== amber ==
==> flow/design.v (excerpt) <==
module risc16_core (
input  logic        clk, reset, start,
output logic        done,
output logic [6:0]  imem_addr,
input  logic [15:0] imem_rdata,
output logic [6:0]  dmem_addr,
output logic        dmem_we,
output logic [15:0] dmem_wdata,
input  logic [15:0] dmem_rdata
);
Size: ~2900 cells after synthesis, ~0.032 mm² of cells after synthesis.
clock: 3.81 ns
lec_check: 0
cap_margin: 5
cell_pad_in_sites_detail_placement: 0
core_aspect_ratio: 1.22
core_margin: 2
core_utilization: 64
cts_cluster_size: 21
gpl_routability_driven: 0
gpl_timing_driven: 1
max_routing_layer: met4
place_density_lb_addon: 0.06
setup_slack_margin: 1.08
slew_margin: 20
tns_end_percent: 55
run.sh (not shown) runs the stock make flow with config.mk's settings and CLKGATE_MAP_FILE=.
The layout from amber, despite a flow that completed every stage, fails the layout checks, with the failing checks listed as setup timing.
Edits applied to the flow inputs when going from amber to maple:
Settings: PLACE_DENSITY_LB_ADDON no longer set, was 0.06; CELL_PAD_IN_SITES_DETAIL_PLACEMENT no longer set, was 0; CAP_MARGIN now 20, was 5; MAX_ROUTING_LAYER no longer set, was met4; CORE_ASPECT_RATIO no longer set, was 1.22; TNS_END_PERCENT no longer set, was 55; GPL_TIMING_DRIVEN no longer set, was 1; GPL_ROUTABILITY_DRIVEN no longer set, was 0; CTS_CLUSTER_SIZE no longer set, was 21; SETUP_SLACK_MARGIN now -0.38, was 1.08; the clock period (ns, I/O delays scaled along) now 4.72, was 3.81.
Findings:
- Layout checks on maple: not met. Flow itself completed; violations: capacitance limit, slew limit, setup timing.
- [maple] count of max-cap constraint violations rose 1 relative to amber
- Row clock latency on the worst-skew pair: maple higher / amber lower
- Instance count after placement with tap cells included: lower on maple
- Final-stage net count in maple vs amber: down about 1.4%
- Per the comparison of maple with amber, remaining max-slew budget at the tightest pin fell by 57 points, met2 layer usage reported by global route went down, share of total power in combinational logic -0.2 points.
- Looking at final critical-path setup slack, maple sits 0.82 ns above amber.
- On die area, amber tracks maple almost exactly.
- Of maple and amber, the lower routed wire length belongs to amber.
- Wire length of the first global-routing pass (higher): maple
Inputs modified between maple and ember:
Settings: SETUP_SLACK_MARGIN: -0.38 -> 1.62; CORE_UTILIZATION: 64 -> 59; the clock period (ns, I/O delays scaled along): 4.72 -> 5.49.
Notes after the runs:
Each of ember and maple falls short of a clean finish.
ember had finished all stages when the layout checks came back failing, citing setup timing.
ember does better than maple on via count.
ember vs maple: share of power burned in the clock network up in ember
Relative to maple, share of the core filled with cells has decreased by 3.8 points in ember.
Note that the wire length recorded for ember amounts to 0.949 times the value seen in maple.
Between ember and maple, it is ember whose number of gates on the worst path with buffers counted is higher, by 1.
Across both runs, sequential power was lower for ember than for maple.
For indigo, these inputs were changed with respect to ember:
Settings: CORE_UTILIZATION changed from 59 to 58; SETUP_SLACK_MARGIN changed from 1.62 to 0.59; HOLD_SLACK_MARGIN newly set to 0.27; ABC_AREA newly set to 1; the clock period (ns, I/O delays scaled along) changed from 5.49 to 3.81.
### Flow results
Each of ember and indigo falls short of a clean finish.
Layout checks on ember: not met. Flow itself completed; violations: setup timing.
indigo: flow complete, layout not clean; failing: setup timing
Compared to ember, the router laid down more metal wire for indigo.
Run comparison: ember critical path class primary input to flip-flop; indigo critical path class flip-flop to flip-flop
The critical path capture point comes out cb.status_int[3]$_SDFFE_PP0P_ in one run and dp.my_reg.myreg[4][14]$_DFFE_PP_ in the other, namely in indigo and ember respectively.
First-pass GRT wire length for indigo is higher than for ember.
Compared with ember, x dimension of the die in indigo decreased slightly.
Between indigo and ember, it is indigo whose number of buffer and inverter instances along the worst setup path is higher, by 15.
Edits applied to the flow inputs when going from indigo to violet:
Settings: ABC_AREA removed (was 1); SETUP_SLACK_MARGIN removed (was 0.59); CORE_UTILIZATION changed from 58 to 40; HOLD_SLACK_MARGIN removed (was 0.27); the clock period (ns, I/O delays scaled along) changed from 3.81 to 6.85.
Findings:
violet: no failed stages, no open violations at the end
The gate count of the mapped netlist of violet falls short of that of indigo by 632.
violet reports its critical path's slowest cell as sky130_fd_sc_hd__clkdlybuf4s50_1 while indigo reports sky130_fd_sc_hd__dfxtp_4.
On combinational cell power, the higher figure sits with indigo, not violet.
Routed wire length for violet: about 13% down relative to indigo
violet vs indigo — global-route usage over all layers dropped 19 points.
violet ends up with higher biggest cell delay along the critical path than indigo does.

========
Setup of run A:
risc16_core again, from the RTL that the note above started with.
==> flow/config.mk <==
export PLATFORM = sky130hd
export DESIGN_NAME = risc16_core
export DESIGN_NICKNAME = risc16_core
export VERILOG_FILES = /design/flow/design.v
export SDC_FILE = /design/flow/constraint.sdc
export NUM_CORES = 4
export LEC_CHECK = 0
export ABC_AREA = 1
export CAP_MARGIN = 20
export CELL_PAD_IN_SITES_DETAIL_PLACEMENT = 2
export CELL_PAD_IN_SITES_GLOBAL_PLACEMENT = 1
export CORE_ASPECT_RATIO = 0.99
export CORE_MARGIN = 2
export CORE_UTILIZATION = 62
export CTS_CLUSTER_DIAMETER = 394
export CTS_CLUSTER_SIZE = 96
export GPL_ROUTABILITY_DRIVEN = 0
export GPL_TIMING_DRIVEN = 0
export MAX_ROUTING_LAYER = met5
export MIN_ROUTING_LAYER = met2
export SETUP_SLACK_MARGIN = 0.54
export SLEW_MARGIN = 20
==> flow/constraint.sdc <==
create_clock -name core_clock -period 4.04 [get_ports {clk}]
set_input_delay 0.8080 -clock core_clock [delete_from_list [all_inputs] [get_ports {clk}]]
set_output_delay 0.8080 -clock core_clock [all_outputs]
set_load 0.01 [all_outputs]
Run A is listed as incomplete: the tool reported an error in 3_5_place_dp and the run ended there.
Modified inputs, run B compared to run A
Settings: CELL_PAD_IN_SITES_DETAIL_PLACEMENT removed (was 2); MIN_ROUTING_LAYER removed (was met2); CELL_PAD_IN_SITES_GLOBAL_PLACEMENT removed (was 1); CTS_CLUSTER_SIZE changed from 96 to 24; GPL_ROUTABILITY_DRIVEN removed (was 0); MAX_ROUTING_LAYER removed (was met5); SETUP_SLACK_MARGIN changed from 0.54 to -0.04; CORE_ASPECT_RATIO removed (was 0.99); CORE_UTILIZATION changed from 62 to 66; GPL_TIMING_DRIVEN removed (was 0); ABC_AREA removed (was 1); CTS_CLUSTER_DIAMETER removed (was 394); the clock period (ns, I/O delays scaled along) changed from 4.04 to 5.48.
==> results <==
- What ended run B was a tool error in 5_1_grt; the run never finished.
- Run A → run B: and-or/or-and share of the synthesized area down 1.1 points; chip height down about 1.2%; sequential share of the synthesized area down 1.4 points.
- Summary: with run A as the reference, unique cell type count in the Yosys netlist in run B moved up by more than half.
- Of run A and run B, the higher share of cell area taken by muxes after synthesis belongs to run B.
- Diff run A..run B | fraction of the mapped netlist area in adder cells | negligible
- Netlist area before placement grows by a few percent when moving from run A to run B.
- | width of the die | run B vs run A | 5.1 um lower |
- Chip area from the yosys synthesis statistics for run B is higher than for run A.
What run C does differently from run B at the input level:
Settings: SETUP_SLACK_MARGIN: -0.04 -> -0.48; CTS_CLUSTER_SIZE: 24 -> 72; CORE_UTILIZATION: 66 -> 72; MAX_ROUTING_LAYER: unset -> met4; PLACE_DENSITY_LB_ADDON: unset -> 0.0; the clock period (ns, I/O delays scaled along): 5.48 -> 6.81.
==> comparison <==
To summarise run C: no stage aborted, but the layout did not pass its checks, failing on setup timing. Reported for run B and run C, adder-cell share of the synthesized area turned out identical to the last digit. Taking run B as the reference, in run C number of instances in the synthesized netlist comparable, HPWL after detailed placement decreased about 8%, post-place setup slack rose by 900 ps.
Inputs modified between run C and run D:
Settings: removing SETUP_SLACK_MARGIN (formerly -0.48); removing PLACE_DENSITY_LB_ADDON (formerly 0.0); removing MAX_ROUTING_LAYER (formerly met4); changing CTS_CLUSTER_SIZE from 72 to 24; changing CORE_UTILIZATION from 72 to 58; changing the clock period (ns, I/O delays scaled along) from 6.81 to 3.81.
## What came out
Share of the final layout cell area in sequential cells in run D is 5.7 points lower than in run C
From run C to run D the numbers moved as follows: setup slack moved down; clock transition at the registers of the reported paths level.
In the flow results for run C and run D, the total power is smaller on run C.
Compared to run C, run D has setup-violating endpoint count in the final report 430% higher.
Placement-stage cell area went up by more than 10% going from run C to run D.
Run D ran in full, but the layout does not pass; the checks complain about setup timing.
Re area growth from synthesis to layout: run D is 16 points up on run C.
Going from run C to run D, row count grew by more than 10%.
As far as average size of a mapped cell goes, run D and run C are indistinguishable; the numbers are identical.
Run D ended up with a lower routed length per placed instance than run C did.
in2out as the worst setup path category was reported by run C, and reg2reg by run D.
No activity file was given, so power comes from the tool's default toggle rates.
